==> job 3473 <==
// radar
 module radar(  input clk, input rst, input echo, input [1:0] boton_cambiar_grados, output done, output trigger,
 output [15:0] distance, output PWM, input ultra);
clock: 15.7 ns
lec_check: 0
abc_area: 1
cap_margin: 20
cell_pad_in_sites_global_placement: 0
core_aspect_ratio: 1.78
core_margin: 2
core_utilization: 72
cts_cluster_diameter: 214
cts_cluster_size: 72
gpl_routability_driven: 0
place_density_lb_addon: 0.01
slew_margin: 20
tns_end_percent: 25
run.sh (not shown) runs the stock make flow with config.mk's settings and CLKGATE_MAP_FILE=.
==> job 3984: changes against job 3473 <==
ABC_AREA = 0   (was 1)
CELL_PAD_IN_SITES_GLOBAL_PLACEMENT = 1   (was 0)
CORE_ASPECT_RATIO = 1.6   (was 1.78)
CORE_UTILIZATION = 40   (was 72)
CTS_CLUSTER_DIAMETER = 179   (was 214)
CTS_CLUSTER_SIZE = not set   (was 72)
PLACE_DENSITY_LB_ADDON = not set   (was 0.01)
TNS_END_PERCENT = not set   (was 25)
==> flow/constraint.sdc (replaced) <==
create_clock -name core_clock -period 25.0 [get_ports {clk}]
set_input_delay 5.0000 -clock core_clock [delete_from_list [all_inputs] [get_ports {clk}]]
set_output_delay 5.0000 -clock core_clock [all_outputs]
set_load 0.01 [all_outputs]
==> job 6424: changes against job 3473 <==
CELL_PAD_IN_SITES_GLOBAL_PLACEMENT = not set   (was 0)
CORE_ASPECT_RATIO = not set   (was 1.78)
CTS_CLUSTER_DIAMETER = not set   (was 214)
CTS_CLUSTER_SIZE = 15   (was 72)
GPL_ROUTABILITY_DRIVEN = not set   (was 0)
HOLD_SLACK_MARGIN = 0.28   (was not set)
PLACE_DENSITY_LB_ADDON = 0.06   (was 0.01)
SETUP_SLACK_MARGIN = 0.35   (was not set)
TNS_END_PERCENT = not set   (was 25)
==> flow/constraint.sdc (replaced) <==
create_clock -name core_clock -period 12.0 [get_ports {clk}]
set_input_delay 2.4000 -clock core_clock [delete_from_list [all_inputs] [get_ports {clk}]]
set_output_delay 2.4000 -clock core_clock [all_outputs]
set_load 0.01 [all_outputs]
==> comparison <==
Job 6424 ended with an error in detailed placement. Job 3984 finished clean. Job 3473 failed in global routing.
The lowest die area belongs to job 6424, the highest to job 3984.
Area after synthesis: job 3984 is smaller than job 3473 (about 9%).
Synthesized cell count is the same in job 3473 and job 6424.
==> figures <==
| item | job 3984 | job 3473 | job 6424 |
|---|---|---|---|
| Floorplan die area | 52600 sq um | 32400 sq um | 32300 sq um |
| Hpwl dp | 62.9 mm | 59.5 mm | - |
| Most repeated cell in the gate-level netlist after synthesis | nor2_1 | nand2_1 | nand2_1 |
| CTS root buf | clkbuf_16 | clkbuf_16 | - |
| Pre-CTS WS | 1.77 ns | -0.846 ns | - |
| Summed standard-cell area reported by yosys | 20300 sq um | 22200 sq um | 22200 sq um |
| Hold bufs inserted after CTS | 0 | 0 | - |
| Simple-Gate Area Share | 27.5% | 54.6% | 54.6% |
| Post-synthesis cell type count | 143 | 68 | 68 |
| Maximum root-to-sink buffer count | 2 | 2 | - |
| Instance count of the mapped netlist | 2725 | 3731 | 3731 |
| Status | no timing/DRC/antenna violations | stopped before the end | stopped before the end |
| Last stage reached | - | global routing | detailed placement |
| And-or/or-and share of the synthesized area | 30.3% | 6.35% | 6.35% |
| Core Rows | 104 | 85 | 64 |
| Part of the Yosys area used for sequential elements | 11.3% | 10.4% | 10.4% |
| Post-synthesis instance area | 20300 sq um | 22200 sq um | 22200 sq um |
| Area share of the largest cell type after synthesis | 11.3% | 16.8% | 16.8% |
| Initial core utilization | 40.4% | 73.3% | 72.9% |
| Cts bufs inserted | 17 | 17 | - |
| Cell taking the most area after synthesis | dfxtp_1 | nand2_1 | nand2_1 |
| Cell area reported after detailed placement | 21100 sq um | 23400 sq um | - |
| # placed instances | 3310 | 4225 | - |
| Setup Fix Bufs, Post-CTS | 0 | 11 | - |

---

==> run E <==
radar again, from the RTL that the note above started with.
export LEC_CHECK = 0
export ABC_AREA = 0
export CAP_MARGIN = 20
export CELL_PAD_IN_SITES_GLOBAL_PLACEMENT = 1
export CORE_MARGIN = 2
export CORE_UTILIZATION = 61
export CTS_CLUSTER_DIAMETER = 120
export CTS_CLUSTER_SIZE = 100
export HOLD_SLACK_MARGIN = 0.15
export SETUP_SLACK_MARGIN = -1.38
export SLEW_MARGIN = 20
export TNS_END_PERCENT = 25
create_clock -name core_clock -period 25.0 [get_ports {clk}]
==> inputs of run M, as changes to run E <==
Settings changed: CORE_ASPECT_RATIO set to 1.6, CORE_UTILIZATION 61 to 40, CTS_CLUSTER_DIAMETER 120 to 179, CTS_CLUSTER_SIZE 100 to not set, GPL_ROUTABILITY_DRIVEN set to 0, GPL_TIMING_DRIVEN set to 0, HOLD_SLACK_MARGIN 0.15 to not set, SETUP_SLACK_MARGIN -1.38 to not set, SLEW_MARGIN 20 to 40, TNS_END_PERCENT 25 to 35.
==> inputs of run Y, as changes to run E <==
Settings changed: ABC_AREA 0 to 1, CELL_PAD_IN_SITES_GLOBAL_PLACEMENT 1 to not set, CORE_UTILIZATION 61 to 72, CTS_CLUSTER_DIAMETER 120 to not set, CTS_CLUSTER_SIZE 100 to not set, HOLD_SLACK_MARGIN 0.15 to not set, PLACE_DENSITY_LB_ADDON set to 0.2, SETUP_SLACK_MARGIN -1.38 to not set, TNS_END_PERCENT 25 to 5.
==> flow/constraint.sdc (replaced) <==
create_clock -name core_clock -period 19.2 [get_ports {clk}]
set_input_delay 3.8400 -clock core_clock [delete_from_list [all_inputs] [get_ports {clk}]]
set_output_delay 3.8400 -clock core_clock [all_outputs]
set_load 0.01 [all_outputs]
==> comparison <==
- Count of clock-buffer cells in the layout, highest first: run M, run E, run Y.
- Via count, highest first: run Y, run E, run M.
- In sequential cell count, run M and run E do not differ.
- Against run M, the wire length of run Y is smaller by 4.8%.
- First-iteration DRC count: run M < run E < run Y.

---

==> v18 <==
==> flow/design.v <==
`timescale 10ns/1ns
module servo( input clk, input rst, output reg PWM, input [1:0]boton_cambiar_grados );
integer contador;
integer frecuencia;
integer auxContador;
reg C;
always@(posedge clk) begin
if (rst) begin
	PWM<=0;
	contador<=0;
end else begin
PWM<=~boton_cambiar_grados;
	auxContador=auxContador+1;
	if(boton_cambiar_grados==1)
		begin
				contador<= contador +1;                      
				if (contador< 75_000) 
				begin
					PWM <= 1;
				end
				else
				if (contador < 1_900_000)  
				begin
				PWM <= 0;
				end
	end			
	else if(boton_cambiar_grados==2)
		begin
				contador<= contador +1;                      
				if (contador<150_000)  
				begin
					PWM <= 1;
				end
				else
				if (contador < 1_850_000)  
				begin
				PWM <= 0;
				end
	end	
	else if(boton_cambiar_grados==3)
		begin
				contador<= contador +1;                      
				if (contador<240_000)	 
				begin
					PWM <= 1;
				end
				else
				if (contador < 1_800_000)  
				begin
				PWM <= 0;
				end
	end
	if(contador >=2_100_000)  
	begin
		contador <= 0;
	end			
end
end
 endmodule 
module ultrasonido1(input ultra, input clk, input rst, input echo, output reg done, output reg trigger, output reg [15:0] distance);
	parameter divH = 1000; 
	parameter divL = 2000;
	integer countF;
	integer countEcho;
	always @(posedge clk) begin 
		if (rst | ultra) 
		begin 
			countF <= 0;
			trigger <= 0;
		end 
		else 
		begin
			countF <= countF +1;  
			if (countF < divH+1)
				trigger <= 1;
			else
			if (countF < divL+1)
				trigger <= 0;
			else 
				countF <= 0;
		end
	end
	always @(posedge clk) begin
		if (rst) begin
			countEcho <= 0;
			done <= 0;
			distance <= 0;
		end
		else if (echo == 1) begin
			countEcho <= countEcho +1;
			done <= 0;
		end
		else
		begin
			if (echo == 0 & countEcho != 0)	
				distance <= (~countEcho*340)/2000000;
				countEcho <=0;
				done <= 1; 	
		end
	end
endmodule
`timescale 10ns/1ns
 module radar(  input clk, input rst, input echo, input [1:0] boton_cambiar_grados, output done, output trigger,
 output [15:0] distance, output PWM, input ultra);
 servo   servo( .clk (clk), .rst(rst), .PWM(PWM), .boton_cambiar_grados(boton_cambiar_grados));
 ultrasonido1 ultrasonido2( .ultra(ultra), .clk(clk), .rst(rst),  .echo(echo), .done(done), .trigger(trigger),.distance(distance));
 endmodule
==> flow/run.sh <==
#!/bin/bash
# the make line also repeats each setting of config.mk as NAME=value (left out here)
make -C /OpenROAD-flow-scripts/flow DESIGN_CONFIG=/design/flow/config.mk WORK_HOME=/design/flow/orfs CLKGATE_MAP_FILE= finish
==> flow/config.mk <==
export PLATFORM = sky130hd
export DESIGN_NAME = radar
export DESIGN_NICKNAME = radar
export VERILOG_FILES = /design/flow/design.v
export SDC_FILE = /design/flow/constraint.sdc
export NUM_CORES = 4
export LEC_CHECK = 0
export ABC_AREA = 1
export CAP_MARGIN = 20
export CELL_PAD_IN_SITES_GLOBAL_PLACEMENT = 0
export CORE_ASPECT_RATIO = 1.78
export CORE_MARGIN = 2
export CORE_UTILIZATION = 64
export CTS_CLUSTER_DIAMETER = 393
export GPL_ROUTABILITY_DRIVEN = 0
export PLACE_DENSITY_LB_ADDON = 0.01
export SLEW_MARGIN = 20
export TNS_END_PERCENT = 25
==> flow/constraint.sdc <==
create_clock -name core_clock -period 19.3 [get_ports {clk}]
set_input_delay 3.8600 -clock core_clock [delete_from_list [all_inputs] [get_ports {clk}]]
set_output_delay 3.8600 -clock core_clock [all_outputs]
set_load 0.01 [all_outputs]
==> v36: changes against v18 <==
ABC_AREA = not set   (was 1)
CELL_PAD_IN_SITES_GLOBAL_PLACEMENT = not set   (was 0)
CORE_ASPECT_RATIO = not set   (was 1.78)
CORE_UTILIZATION = 65   (was 64)
CTS_CLUSTER_DIAMETER = not set   (was 393)
GPL_ROUTABILITY_DRIVEN = not set   (was 0)
PLACE_DENSITY_LB_ADDON = not set   (was 0.01)
TNS_END_PERCENT = not set   (was 25)
==> flow/constraint.sdc (replaced) <==
create_clock -name core_clock -period 17.0 [get_ports {clk}]
set_input_delay 3.4000 -clock core_clock [delete_from_list [all_inputs] [get_ports {clk}]]
set_output_delay 3.4000 -clock core_clock [all_outputs]
set_load 0.01 [all_outputs]
==> v17: changes against v18 <==
CELL_PAD_IN_SITES_GLOBAL_PLACEMENT = not set   (was 0)
CORE_ASPECT_RATIO = not set   (was 1.78)
CORE_UTILIZATION = 72   (was 64)
CTS_CLUSTER_DIAMETER = not set   (was 393)
CTS_CLUSTER_SIZE = 15   (was not set)
GPL_ROUTABILITY_DRIVEN = not set   (was 0)
PLACE_DENSITY_LB_ADDON = 0.06   (was 0.01)
TNS_END_PERCENT = not set   (was 25)
==> flow/constraint.sdc (replaced) <==
create_clock -name core_clock -period 12.0 [get_ports {clk}]
set_input_delay 2.4000 -clock core_clock [delete_from_list [all_inputs] [get_ports {clk}]]
set_output_delay 2.4000 -clock core_clock [all_outputs]
set_load 0.01 [all_outputs]
==> v37: changes against v18 <==
CORE_ASPECT_RATIO = 0.5   (was 1.78)
CTS_CLUSTER_DIAMETER = 209   (was 393)
SETUP_SLACK_MARGIN = 5.0   (was not set)
==> comparison table <==
Status: v37 no timing/DRC/antenna violations; v17 did not finish; v18 no timing/DRC/antenna violations; v36 did not finish
Failing step: v37 -; v17 3_5_place_dp; v18 -; v36 5_1_grt
Count of different cell masters after synthesis: v37 68; v17 68; v18 68; v36 143
Area taken by multi-input logic gates: v37 20,400 µm²; v17 -; v18 17,000 µm²; v36 -
Sequential fraction of the synthesis area: v37 10.4%; v17 10.4%; v18 10.4%; v36 11.3%
Floorplan Utilization: v37 64.7%; v17 72.9%; v18 64.4%; v36 66.2%
Worst reg2reg setup slack: v37 2.04 ns; v17 -; v18 1.09 ns; v36 -
Final-layout clock buffer total: v37 18; v17 -; v18 18; v36 -
Area share of the largest cell type after synthesis: v37 16.8%; v17 16.8%; v18 16.8%; v36 11.3%
Layout Skew: v37 0.00965 ns; v17 -; v18 0.00888 ns; v36 -
Root cell of the clock tree: v37 sky130_fd_sc_hd__clkbuf_16; v17 -; v18 sky130_fd_sc_hd__clkbuf_16; v36 sky130_fd_sc_hd__clkbuf_16
Post-layout worst setup margin: v37 2.04 ns; v17 -; v18 1.09 ns; v36 -
